## P
## TPU
module TPU(
    clk,
    rst_n,
    in_valid,
    K,
    M,
    N,
    busy,
    A_wr_en,
    A_index,
    A_data_in,
    A_data_out,
    B_wr_en,
    B_index,
    B_data_in,
    B_data_out,
    C_wr_en,
    C_index,
    C_data_in,
    C_data_out
);
input               clk;
input               rst_n;
input               in_valid;
input [7:0]         K;
input [7:0]         M;
input [7:0]         N;
output reg          busy;
output reg          A_wr_en;
output reg [15:0]   A_index;
output reg [31:0]   A_data_in;
input      [31:0]   A_data_out;
output reg          B_wr_en;
output reg [15:0]   B_index;
output reg [31:0]   B_data_in;
input      [31:0]   B_data_out;
output reg          C_wr_en;
output reg [15:0]   C_index;
output reg [127:0]  C_data_in;
input      [127:0]  C_data_out;
integer i, j;
reg     done;
wire [7:0]      east_out[3:0][3:0];
wire [7:0]      south_out[3:0][3:0];
wire [127:0]    result[3:0];
reg [7:0]   A_data_reg [3:0][3:0];
reg [7:0]   B_data_reg [3:0][3:0];
reg [15:0]  counter;
reg [7:0]   K_reg, M_per_compute, M_reg, N_per_compute, N_reg;
reg [7:0]   M_div, M_mod, N_div, N_mod;
reg [7:0]   row_grp, col_grp;
PE P00(clk, rst_n, done, A_data_reg[0][0], B_data_reg[0][0], east_out[0][0], south_out[0][0], result[0][127:96]);
  ...
clock: 2.43 ns
lec_check: 0
abc_area: 1
cap_margin: 20
core_margin: 2
core_utilization: 72
cts_cluster_diameter: 396
cts_cluster_size: 21
hold_slack_margin: 0.29
place_density_lb_addon: 0.16
setup_slack_margin: 0.37
slew_margin: 20
run.sh (not shown) runs the stock make flow with config.mk's settings and CLKGATE_MAP_FILE=.
The flow ended early for P: it failed with a tool error in global routing.
> inputs changed (P -> Q)
Settings: removing PLACE_DENSITY_LB_ADDON (formerly 0.16); changing CORE_UTILIZATION from 72 to 19; removing CTS_CLUSTER_DIAMETER (formerly 396); removing SETUP_SLACK_MARGIN (formerly 0.37); removing HOLD_SLACK_MARGIN (formerly 0.29); removing CTS_CLUSTER_SIZE (formerly 21); removing ABC_AREA (formerly 1); changing the clock period (ns, I/O delays scaled along) from 2.43 to 9.85.
Findings:
Per the comparison of Q with P, total of buffers placed on input and output ports essentially unchanged, cell area after technology mapping lower, count of hold-fix buffers inserted at cts shows a reduction of 1, number of H-tree branching levels went up 1. Placed wire-length estimate after detailed placement (P / Q): 1.20. Of P and Q, just one finished clean: Q. P: GRT-0232 in global routing -> run aborted. [Q] cell count after synthesis fell about 23% relative to P. For the die area, Q came in 270% higher than P did. Q ends up with lower post-cts resize count than P does.
What R does differently from Q at the input level:
Settings: CORE_UTILIZATION changed from 19 to 72; CTS_CLUSTER_SIZE newly set to 21; ABC_AREA newly set to 1; SETUP_SLACK_MARGIN newly set to 0.37; PLACE_DENSITY_LB_ADDON newly set to 0.16; the clock period (ns, I/O delays scaled along) changed from 9.85 to 2.43.
## What came out
Status: R FAILED at global routing (tool error). The portion of the post-synthesis area used by sequential elements of R falls short of that of Q by 0.77 points. Taking Q as the reference, in R post-synthesis share of cell area spent on and, or, nand and nor gates +2.9 points, yosys stat cell total +3279, mux share of post-synthesis cell area -6.6 points. Looking at overall die area across R and Q, the one that comes out lower is R. Delta (R minus Q): xor and xnor area share after synthesis decreased by 3.2 points relative to the old numbers; final weighted congestion in routability-driven placement went up by about 22%. Of R and Q, the higher die outline width belongs to Q.

The RTL this note starts from:
==> flow/design.v <==
module PE(
    input           clk,
    input           rst_n,
    input           done,
    input [7:0]     west_in,
    input [7:0]     north_in,
    output reg [7:0]    east_out,
    output reg [7:0]    south_out,
    output reg [31:0]   result
);
reg [31:0] mult_res;
always @(negedge clk or negedge rst_n) begin
    if(!rst_n) begin
        east_out <= 8'b0;
        south_out <= 8'b0;
        result <= 32'b0;
        mult_res <= 32'b0;
    end
    else if(done) begin
        mult_res <= 32'b0;
        result <= 32'b0;
    end
    else begin
        mult_res <= west_in * north_in;
        result <= result + mult_res;
        east_out <= west_in;
        south_out <= north_in;
    end
end
endmodule
module TPU(
    clk,
    rst_n,
    in_valid,
    K,
    M,
    N,
    busy,
    A_wr_en,
    A_index,
    A_data_in,
    A_data_out,
    B_wr_en,
    B_index,
    B_data_in,
    B_data_out,
    C_wr_en,
    C_index,
    C_data_in,
    C_data_out
);
input               clk;
input               rst_n;
input               in_valid;
input [7:0]         K;
input [7:0]         M;
input [7:0]         N;
output reg          busy;
output reg          A_wr_en;
output reg [15:0]   A_index;
output reg [31:0]   A_data_in;
input      [31:0]   A_data_out;
output reg          B_wr_en;
output reg [15:0]   B_index;
output reg [31:0]   B_data_in;
input      [31:0]   B_data_out;
output reg          C_wr_en;
output reg [15:0]   C_index;
output reg [127:0]  C_data_in;
input      [127:0]  C_data_out;
integer i, j;
reg     done;
wire [7:0]      east_out[3:0][3:0];
wire [7:0]      south_out[3:0][3:0];
wire [127:0]    result[3:0];
reg [7:0]   A_data_reg [3:0][3:0];
reg [7:0]   B_data_reg [3:0][3:0];
reg [15:0]  counter;
reg [7:0]   K_reg, M_per_compute, M_reg, N_per_compute, N_reg;
reg [7:0]   M_div, M_mod, N_div, N_mod;
reg [7:0]   row_grp, col_grp;
PE P00(clk, rst_n, done, A_data_reg[0][0], B_data_reg[0][0], east_out[0][0], south_out[0][0], result[0][127:96]);
PE P01(clk, rst_n, done, east_out[0][0], B_data_reg[1][0], east_out[0][1], south_out[0][1], result[0][95:64]);
PE P02(clk, rst_n, done, east_out[0][1], B_data_reg[2][0], east_out[0][2], south_out[0][2], result[0][63:32]);
PE P03(clk, rst_n, done, east_out[0][2], B_data_reg[3][0], east_out[0][3], south_out[0][3], result[0][31:0]);
PE P10(clk, rst_n, done, A_data_reg[1][0], south_out[0][0], east_out[1][0], south_out[1][0], result[1][127:96]);
PE P11(clk, rst_n, done, east_out[1][0], south_out[0][1], east_out[1][1], south_out[1][1], result[1][95:64]);
PE P12(clk, rst_n, done, east_out[1][1], south_out[0][2], east_out[1][2], south_out[1][2], result[1][63:32]);
PE P13(clk, rst_n, done, east_out[1][2], south_out[0][3], east_out[1][3], south_out[1][3], result[1][31:0]);
PE P20(clk, rst_n, done, A_data_reg[2][0], south_out[1][0], east_out[2][0], south_out[2][0], result[2][127:96]);
PE P21(clk, rst_n, done, east_out[2][0], south_out[1][1], east_out[2][1], south_out[2][1], result[2][95:64]);
PE P22(clk, rst_n, done, east_out[2][1], south_out[1][2], east_out[2][2], south_out[2][2], result[2][63:32]);
PE P23(clk, rst_n, done, east_out[2][2], south_out[1][3], east_out[2][3], south_out[2][3], result[2][31:0]);
PE P30(clk, rst_n, done, A_data_reg[3][0], south_out[2][0], east_out[3][0], south_out[3][0], result[3][127:96]);
PE P31(clk, rst_n, done, east_out[3][0], south_out[2][1], east_out[3][1], south_out[3][1], result[3][95:64]);
PE P32(clk, rst_n, done, east_out[3][1], south_out[2][2], east_out[3][2], south_out[3][2], result[3][63:32]);
PE P33(clk, rst_n, done, east_out[3][2], south_out[2][3], east_out[3][3], south_out[3][3], result[3][31:0]);
always @ (posedge clk or negedge rst_n) begin
    if(!rst_n) begin
        busy <= 1'b0;
        done <= 1'b0;
        A_wr_en <= 1'b0;
        A_index <= 16'b0;
        A_data_in <= 32'b0;
        B_wr_en <= 1'b0;
        B_index <= 16'b0;
        B_data_in <= 32'b0;
        C_wr_en <= 1'b0;
        C_index <= 16'b0;
        C_data_in <= 128'b0;
        counter <= 16'b0;
        K_reg <= 8'b0;
        M_reg <= 8'b0;
        N_reg <= 8'b0;
        for(i=0; i<4; i=i+1) begin
            for(j=0; j<4; j=j+1) begin
                A_data_reg[i][j] <= 8'b0;
                B_data_reg[i][j] <= 8'b0;
            end
        end
    end
    else if(in_valid) begin
        busy <= 1'b1;
        done <= 1'b0;
        M_reg <= M;
        K_reg <= K;
        N_reg <= N;
        M_mod = M % 4;
        N_mod = N % 4;
        M_div = (M_mod == 0 ? M/4 : M/4 + 1);
        N_div = (N_mod == 0 ? N/4 : N/4 + 1);
        col_grp <= 8'b0;
        row_grp <= 8'b0;
    end
    else if(busy) begin
        done = 1'b0;
        N_per_compute = (col_grp+1 == N_div && N_mod != 0 ? N_mod : 4);
        M_per_compute = (row_grp+1 == M_div && M_mod != 0 ? M_mod : 4);
        for(i=0; i<4; i=i+1) begin
            A_data_reg[i][0] = A_data_reg[i][1];
            A_data_reg[i][1] = A_data_reg[i][2];
            A_data_reg[i][2] = A_data_reg[i][3];
            A_data_reg[i][3] = 8'b0;
            B_data_reg[i][0] = B_data_reg[i][1];
            B_data_reg[i][1] = B_data_reg[i][2];
            B_data_reg[i][2] = B_data_reg[i][3];
            B_data_reg[i][3] = 8'b0;
        end
        if(counter < K_reg) begin
            A_data_reg[0][0] = A_data_out[31: 24];
            A_data_reg[1][1] = A_data_out[23: 16];
            A_data_reg[2][2] = A_data_out[15: 8];
            A_data_reg[3][3] = A_data_out[7: 0];
            B_data_reg[0][0] = B_data_out[31: 24];
            B_data_reg[1][1] = B_data_out[23: 16];
            B_data_reg[2][2] = B_data_out[15: 8];
            B_data_reg[3][3] = B_data_out[7: 0];
        end
        if(counter < K_reg) begin
            A_index = A_index + 1;
            B_index = B_index + 1;
        end
        else begin
            A_index = (row_grp+1 == M_div ? 16'b0 : K_reg * (row_grp + 1));
            B_index = (row_grp+1 == M_div ? K_reg * (col_grp + 1) : K_reg * col_grp);
        end
        if(counter >= K_reg + N_per_compute) begin
            C_wr_en = 1'b1;
            C_index = col_grp * M_reg + row_grp * 4 + counter - K_reg - N_per_compute;
            C_data_in = result[counter - K_reg - N_per_compute];
        end
        else begin
            C_wr_en = 1'b0;
            C_index = 16'b0;
        end
        counter <= counter + 1;
        if(counter == K_reg + M_per_compute + N_per_compute) begin
            if(row_grp+1 == M_div && col_grp+1 == N_div) begin
                busy <= 1'b0;
                A_index = 16'b0;
                B_index = 16'b0;
            end
            else if(row_grp+1 < M_div) begin
                row_grp = row_grp + 1;
            end
            else if(row_grp+1 == M_div) begin
                col_grp = col_grp + 1;
                row_grp = 0;
            end
            done = 1'b1;
            counter <= 8'b0;
        end
    end
end
endmodule
clock: 5.74 ns
lec_check: 0
cap_margin: 15
core_margin: 2
core_utilization: 72
cts_cluster_diameter: 28
cts_cluster_size: 32
hold_slack_margin: -0.08
max_routing_layer: met4
setup_slack_margin: 1.67
slew_margin: 20
The first run produced a layout that fails on setup timing.
Edit:
- CORE_UTILIZATION: 72 -> 70
- CTS_CLUSTER_DIAMETER: 28 -> not set
- CTS_CLUSTER_SIZE: 32 -> not set
- HOLD_SLACK_MARGIN: -0.08 -> not set
- SETUP_SLACK_MARGIN: 1.67 -> 1.51
- clock period: 5.74 -> 5.56 ns (I/O delays scaled with it)
=>
- The changed run finished with setup timing left
- sequential cell count is unchanged
- setup slack improves by 0.0040 ns
- power goes down by 11%
- combinational power stays flat
- global-route usage went down by 4.3 points
- synthesized cell count does not change
- routed wire length came out lower by about 9%
- cell count goes down by 1.6%
- final area came out lower by 4.1%
Edit:
- ABC_AREA: not set -> 1
- CORE_UTILIZATION: 70 -> 72
- CTS_CLUSTER_DIAMETER: not set -> 397
- SETUP_SLACK_MARGIN: 1.51 -> not set
- clock period: 5.56 -> 5.47 ns (I/O delays scaled with it)
The new run finished but failed the layout checks on setup timing.
Via count is higher by 20%.
Sequential power is lower by 21%.
First-iteration DRC count is higher by 48%.
Edit:
- ABC_AREA: 1 -> not set
- CAP_MARGIN: 15 -> 20
- CORE_UTILIZATION: 72 -> 11
- CTS_CLUSTER_DIAMETER: 397 -> not set
- MAX_ROUTING_LAYER: met4 -> not set
- clock period: 5.47 -> 12.8 ns (I/O delays scaled with it)
Now the flow completed with no timing, DRC or antenna violations.
Via count fell by 24%.
Setup slack is better by 2.9 ns.
Synthesized cell count fell by 23%.
Worst hold slack improves by 0.21 ns.
Synthesized area is lower by 2.4%.
Routed wire length decreases by 5.8%.
Total power decreases by 30%.
Utilization is lower by 70 points.
Sequential power falls by 44%.
Cell count goes up by 44%.
No activity file was given, so power comes from the tool's default toggle rates.
